==> run a: inputs <==
==> flow/design.v (excerpt) <==
module cnn_accel (
    input  logic        clk,
    input  logic        rst,
    input  logic        wr_en,
    input  logic        wr_sel,      
    input  logic [5:0]  wr_addr,
    input  logic [7:0]  wr_data,
    input  logic        start,
    output logic        ready,
    output logic        out_valid,
    output logic [15:0] out_data
);
    typedef enum logic [1:0] {S_IDLE, S_READ, S_CONV, S_POOL} state_t;
    state_t state;
    logic [3:0] k;           
    logic [1:0] s;           
    logic [1:0] py, px;      
    logic [7:0]  pix;
    logic [5:0]  rd_addr;
    logic [71:0] weights;
    logic [7:0]  win [0:8];
    logic [71:0] win_flat;
    logic signed [15:0] conv_out, relu_out;
    logic [15:0] pool_r [0:3];
    logic [15:0] pool_out;
    logic        out_valid_r;
    assign ready = (state == S_IDLE);
    input_buffer #(.DATA_WIDTH(8), .SIZE(64)) u_ibuf (
        .clk(clk), .rst(rst),
        .write_en(wr_en & ~wr_sel & ready),
        .data_in(wr_data),
        .data_out(pix),
        .read_addr(rd_addr),
  ...
Settings: LEC_CHECK=0, ABC_AREA=1, CAP_MARGIN=20, CORE_MARGIN=2, CORE_UTILIZATION=72, CTS_CLUSTER_DIAMETER=231, MAX_ROUTING_LAYER=met4, PLACE_DENSITY_LB_ADDON=0.01, SETUP_SLACK_MARGIN=2.07, SLEW_MARGIN=20; clock period 7.2 ns.
run.sh (not shown) runs the stock make flow with config.mk's settings and CLKGATE_MAP_FILE=.
==> run b (differences from run a) <==
Settings changed: ABC_AREA 1 to not set, CAP_MARGIN 20 to 10, CORE_UTILIZATION 72 to 66, CTS_CLUSTER_DIAMETER 231 to 30, PLACE_DENSITY_LB_ADDON 0.01 to not set, SETUP_SLACK_MARGIN 2.07 to 1.51.
==> flow/constraint.sdc (replaced) <==
create_clock -name core_clock -period 5.2 [get_ports {clk}]
set_input_delay 1.0400 -clock core_clock [delete_from_list [all_inputs] [get_ports {clk}]]
set_output_delay 1.0400 -clock core_clock [all_outputs]
set_load 0.01 [all_outputs]
==> results <==
Run a produced a layout that fails on setup timing. Run b reached the layout checks and failed them: setup timing. In run b the non-clock buffer count is higher than in run a, by 269. Between run b and run a, the lower first-iteration DRC count is in run b (gap 33%, measured against run a). Against run b, the critical path depth of run a is higher by 3. In run b the hold slack is better than in run a, by 0.0091 ns. In run b the maximum frequency is lower than in run a, by about 2%. Of run b and run a, run b has the higher utilization (gap 2.7 points). Sequential power: run b is higher than run a (55%). Between run b and run a, the lower synthesized area is in run b (gap 2.0%, measured against run a). Between run a and run b, the lower final area is in run a (gap about 10%, measured against run b). In clock power, run b is at 2.7 times the value of run a.
==> figures <==
metric	run a	run b
Outcome	finished with violations	finished with violations
Reasons for failing layout checks	setup timing	setup timing
Total negative slack for setup checks	-1.20 ns	-24.39 ns
Maximum fanout encountered on the critical timing path	7	3
Worst setup slack for register-to-register paths	-0.29 ns	-2.45 ns
Syn Nets	8385	6308
Sequential share of power	30.0%	15.2%
Share of the synthesized area in the top cell type	31.4%	32.0%
Cts repair resizes	109	466
Placed Instance Area	63000 um^2	64100 um^2
Detailed-placement wirelength estimate	142 mm	141 mm
Hold Worst Slack	0.355 ns	0.364 ns
Total met2 wirelength after detailed routing	86.1 mm	91.9 mm
Starting DRT DRC Count	7678	5160
Area occupied by registers	18900 um^2	18800 um^2
Synth Seq Share	31.4%	32.1%
Vias after detailed routing	52600	45900
Pre-CTS setup slack	-0.336 ns	-2.41 ns
Worst path required time	7.74 ns	5.84 ns
Final area over synthesized area	1.126x	1.276x
Flop share of the area	28.0%	25.2%
Switching power	6.18 mW	19.6 mW
Max IR drop VDD	0.000650 V	0.00101 V


==> run D <==
==> flow/design.v <==
module input_buffer #(parameter DATA_WIDTH = 8, parameter SIZE = 64)(
    input logic clk,
    input logic rst,
    input logic write_en,
    input logic [DATA_WIDTH-1:0] data_in,
    output logic [DATA_WIDTH-1:0] data_out,
    input logic [$clog2(SIZE)-1:0] read_addr,
    input logic [$clog2(SIZE)-1:0] write_addr
);
    logic [DATA_WIDTH-1:0] buffer [0:SIZE-1];
    always_ff @(posedge clk or posedge rst) begin
        if (rst)
            for (int i = 0; i < SIZE; i++) buffer[i] <= 0;
        else if (write_en)
            buffer[write_addr] <= data_in;
    end
    assign data_out = buffer[read_addr];
endmodule
module weight_buffer #(parameter DATA_WIDTH = 8, parameter SIZE = 9)(
    input logic clk,
    input logic rst,
    input logic write_en,
    input logic [DATA_WIDTH-1:0] data_in,
    input logic [$clog2(SIZE)-1:0] write_addr,
    output logic [SIZE*DATA_WIDTH-1:0] weights
);
    logic [DATA_WIDTH-1:0] buffer [0:SIZE-1];
    always_ff @(posedge clk or posedge rst) begin
        if (rst)
            for (int i = 0; i < SIZE; i++) buffer[i] <= 0;
        else if (write_en)
            buffer[write_addr] <= data_in;
    end
    for (genvar g = 0; g < SIZE; g++) begin : g_out
        assign weights[g*DATA_WIDTH +: DATA_WIDTH] = buffer[g];
    end
endmodule
module conv2d_core #(parameter DATA_WIDTH = 8)(
    input logic clk,
    input logic rst,
    input logic [9*DATA_WIDTH-1:0] input_window,
    input logic [9*DATA_WIDTH-1:0] weights,
    output logic signed [2*DATA_WIDTH-1:0] conv_out
);
    logic signed [2*DATA_WIDTH-1:0] acc, acc_next;
    always_comb begin
        acc_next = 0;
        for (int i = 0; i < 9; i++) begin
            acc_next += $signed(input_window[i*DATA_WIDTH +: DATA_WIDTH]) * $signed(weights[i*DATA_WIDTH +: DATA_WIDTH]);
        end
    end
    always_ff @(posedge clk or posedge rst) begin
        if (rst)
            acc <= 0;
        else
            acc <= acc_next;
    end
    assign conv_out = acc;
endmodule
module relu #(parameter DATA_WIDTH = 16)(
    input logic signed [DATA_WIDTH-1:0] in,
    output logic signed [DATA_WIDTH-1:0] out
);
    assign out = (in > 0) ? in : 0;
endmodule
module max_pool #(parameter DATA_WIDTH = 8)(
    input logic [DATA_WIDTH-1:0] in0, in1, in2, in3,
    output logic [DATA_WIDTH-1:0] out
);
    assign out = (in0 > in1) ? (in0 > in2 ? (in0 > in3 ? in0 : in3) : (in2 > in3 ? in2 : in3)) :
                              (in1 > in2 ? (in1 > in3 ? in1 : in3) : (in2 > in3 ? in2 : in3));
endmodule
module cnn_accel (
    input  logic        clk,
    input  logic        rst,
    input  logic        wr_en,
    input  logic        wr_sel,      
    input  logic [5:0]  wr_addr,
    input  logic [7:0]  wr_data,
    input  logic        start,
    output logic        ready,
    output logic        out_valid,
    output logic [15:0] out_data
);
    typedef enum logic [1:0] {S_IDLE, S_READ, S_CONV, S_POOL} state_t;
    state_t state;
    logic [3:0] k;           
    logic [1:0] s;           
    logic [1:0] py, px;      
    logic [7:0]  pix;
    logic [5:0]  rd_addr;
    logic [71:0] weights;
    logic [7:0]  win [0:8];
    logic [71:0] win_flat;
    logic signed [15:0] conv_out, relu_out;
    logic [15:0] pool_r [0:3];
    logic [15:0] pool_out;
    logic        out_valid_r;
    assign ready = (state == S_IDLE);
    input_buffer #(.DATA_WIDTH(8), .SIZE(64)) u_ibuf (
        .clk(clk), .rst(rst),
        .write_en(wr_en & ~wr_sel & ready),
        .data_in(wr_data),
        .data_out(pix),
        .read_addr(rd_addr),
        .write_addr(wr_addr)
    );
    weight_buffer #(.DATA_WIDTH(8), .SIZE(9)) u_wbuf (
        .clk(clk), .rst(rst),
        .write_en(wr_en & wr_sel & ready),
        .data_in(wr_data),
        .write_addr(wr_addr[3:0]),
        .weights(weights)
    );
    conv2d_core #(.DATA_WIDTH(8)) u_conv (
        .clk(clk), .rst(rst),
        .input_window(win_flat),
        .weights(weights),
        .conv_out(conv_out)
    );
    for (genvar g = 0; g < 9; g++) begin : g_win
        assign win_flat[g*8 +: 8] = win[g];
    end
    relu #(.DATA_WIDTH(16)) u_relu (.in(conv_out), .out(relu_out));
    max_pool #(.DATA_WIDTH(16)) u_pool (
        .in0(pool_r[0]), .in1(pool_r[1]), .in2(pool_r[2]), .in3(pool_r[3]),
        .out(pool_out)
    );
    logic [1:0] ky, kx;
    always_comb begin
        case (k)
            4'd0: begin ky = 2'd0; kx = 2'd0; end
            4'd1: begin ky = 2'd0; kx = 2'd1; end
            4'd2: begin ky = 2'd0; kx = 2'd2; end
            4'd3: begin ky = 2'd1; kx = 2'd0; end
            4'd4: begin ky = 2'd1; kx = 2'd1; end
            4'd5: begin ky = 2'd1; kx = 2'd2; end
            4'd6: begin ky = 2'd2; kx = 2'd0; end
            4'd7: begin ky = 2'd2; kx = 2'd1; end
            default: begin ky = 2'd2; kx = 2'd2; end
        endcase
    end
    logic [2:0] row, col;
    assign row = {py, 1'b0} + {2'b00, s[1]} + {1'b0, ky};
    assign col = {px, 1'b0} + {2'b00, s[0]} + {1'b0, kx};
    assign rd_addr = {row, col};
    always_ff @(posedge clk or posedge rst) begin
        if (rst) begin
            state       <= S_IDLE;
            k           <= 4'd0;
            s           <= 2'd0;
            py          <= 2'd0;
            px          <= 2'd0;
            out_valid_r <= 1'b0;
            for (int i = 0; i < 9; i++) win[i] <= 8'd0;
            for (int i = 0; i < 4; i++) pool_r[i] <= 16'd0;
        end else begin
            out_valid_r <= 1'b0;
            case (state)
                S_IDLE: begin
                    if (start) begin
                        state <= S_READ;
                        k  <= 4'd0;
                        s  <= 2'd0;
                        py <= 2'd0;
                        px <= 2'd0;
                    end
                end
                S_READ: begin
                    win[k] <= pix;
                    if (k == 4'd8) state <= S_CONV;
                    else k <= k + 4'd1;
                end
                S_CONV: begin
                    state <= S_POOL;
                end
                S_POOL: begin
                    pool_r[s] <= relu_out;
                    k <= 4'd0;
                    if (s == 2'd3) begin
                        out_valid_r <= 1'b1;
                        s <= 2'd0;
                        if (px == 2'd2) begin
                            px <= 2'd0;
                            if (py == 2'd2) begin
                                py <= 2'd0;
                                state <= S_IDLE;
                            end else begin
                                py <= py + 2'd1;
                                state <= S_READ;
                            end
                        end else begin
                            px <= px + 2'd1;
                            state <= S_READ;
                        end
                    end else begin
                        s <= s + 2'd1;
                        state <= S_READ;
                    end
                end
                default: state <= S_IDLE;
            endcase
        end
    end
    assign out_valid = out_valid_r;
    assign out_data  = pool_out;
endmodule
==> flow/run.sh <==
#!/bin/bash
# the make line also repeats each setting of config.mk as NAME=value (left out here)
make -C /OpenROAD-flow-scripts/flow DESIGN_CONFIG=/design/flow/config.mk WORK_HOME=/design/flow/orfs CLKGATE_MAP_FILE= finish
==> flow/config.mk <==
export PLATFORM = sky130hd
export DESIGN_NAME = cnn_accel
export DESIGN_NICKNAME = cnn_accel
export VERILOG_FILES = /design/flow/design.v
export SDC_FILE = /design/flow/constraint.sdc
export NUM_CORES = 4
export LEC_CHECK = 0
export ABC_AREA = 1
export CAP_MARGIN = 20
export CORE_MARGIN = 2
export CORE_UTILIZATION = 72
export CTS_CLUSTER_SIZE = 74
export MAX_ROUTING_LAYER = met4
export PLACE_DENSITY = 0.62
export SLEW_MARGIN = 20
==> flow/constraint.sdc <==
create_clock -name core_clock -period 11.8 [get_ports {clk}]
set_input_delay 2.3600 -clock core_clock [delete_from_list [all_inputs] [get_ports {clk}]]
set_output_delay 2.3600 -clock core_clock [all_outputs]
set_load 0.01 [all_outputs]
==> run K (differences from run D) <==
- ABC_AREA: 1 -> default
- CAP_MARGIN: 20 -> 5
- CORE_UTILIZATION: 72 -> 56
- CTS_CLUSTER_SIZE: 74 -> default
- GPL_ROUTABILITY_DRIVEN: default -> 0
- PLACE_DENSITY: 0.62 -> default
- SETUP_SLACK_MARGIN: default -> -0.31
==> flow/constraint.sdc (replaced) <==
create_clock -name core_clock -period 10.0 [get_ports {clk}]
set_input_delay 2.0000 -clock core_clock [delete_from_list [all_inputs] [get_ports {clk}]]
set_output_delay 2.0000 -clock core_clock [all_outputs]
set_load 0.01 [all_outputs]
==> run Z (differences from run D) <==
- ABC_AREA: 1 -> default
- CORE_UTILIZATION: 72 -> 40
- CTS_CLUSTER_SIZE: 74 -> default
- MAX_ROUTING_LAYER: met4 -> default
- PLACE_DENSITY: 0.62 -> default
==> flow/constraint.sdc (replaced) <==
create_clock -name core_clock -period 10.0 [get_ports {clk}]
set_input_delay 2.0000 -clock core_clock [delete_from_list [all_inputs] [get_ports {clk}]]
set_output_delay 2.0000 -clock core_clock [all_outputs]
set_load 0.01 [all_outputs]
==> flow_metrics.tcl <==
# yosys + openroad results
set metrics [dict create \
    switching_power_mw 3.66 \
    pwr-share-seq_pct 31.4 \
    r2r_cells 27 \
    grt_pass1_vias 49393 \
    dp_hpwl_mm 139 \
    status "no timing/DRC/antenna violations" \
    xor_area_share_pct 0.642 \
    ys_sh_simple_pct 21.1 \
    use_met3_pct 16.7 \
    yosysSeqAreaShare_pct 31.4 \
]
[end of results for run D]
==> flow_metrics.tcl <==
# yosys + openroad results
set metrics [dict create \
    r2r_cells 23 \
    ys_sh_simple_pct 10.3 \
    pwr-share-seq_pct 26.5 \
    status "no timing/DRC/antenna violations" \
    use_met3_pct 3.22 \
    grt_pass1_vias 42196 \
]
[end of results for run Z]
==> flow_metrics.tcl <==
# yosys + openroad results
set metrics [dict create \
    use_met3_pct 4.65 \
    yosysSeqAreaShare_pct 32.1 \
    xor_area_share_pct 1.40 \
    switching_power_mw 6.87 \
    ys_sh_simple_pct 10.3 \
    pwr-share-seq_pct 26.0 \
    status "no timing/DRC/antenna violations" \
    grt_pass1_vias 42142 \
]
[end of results for run K]
Power figures rest on the tool's default switching activity, not on a simulated workload.
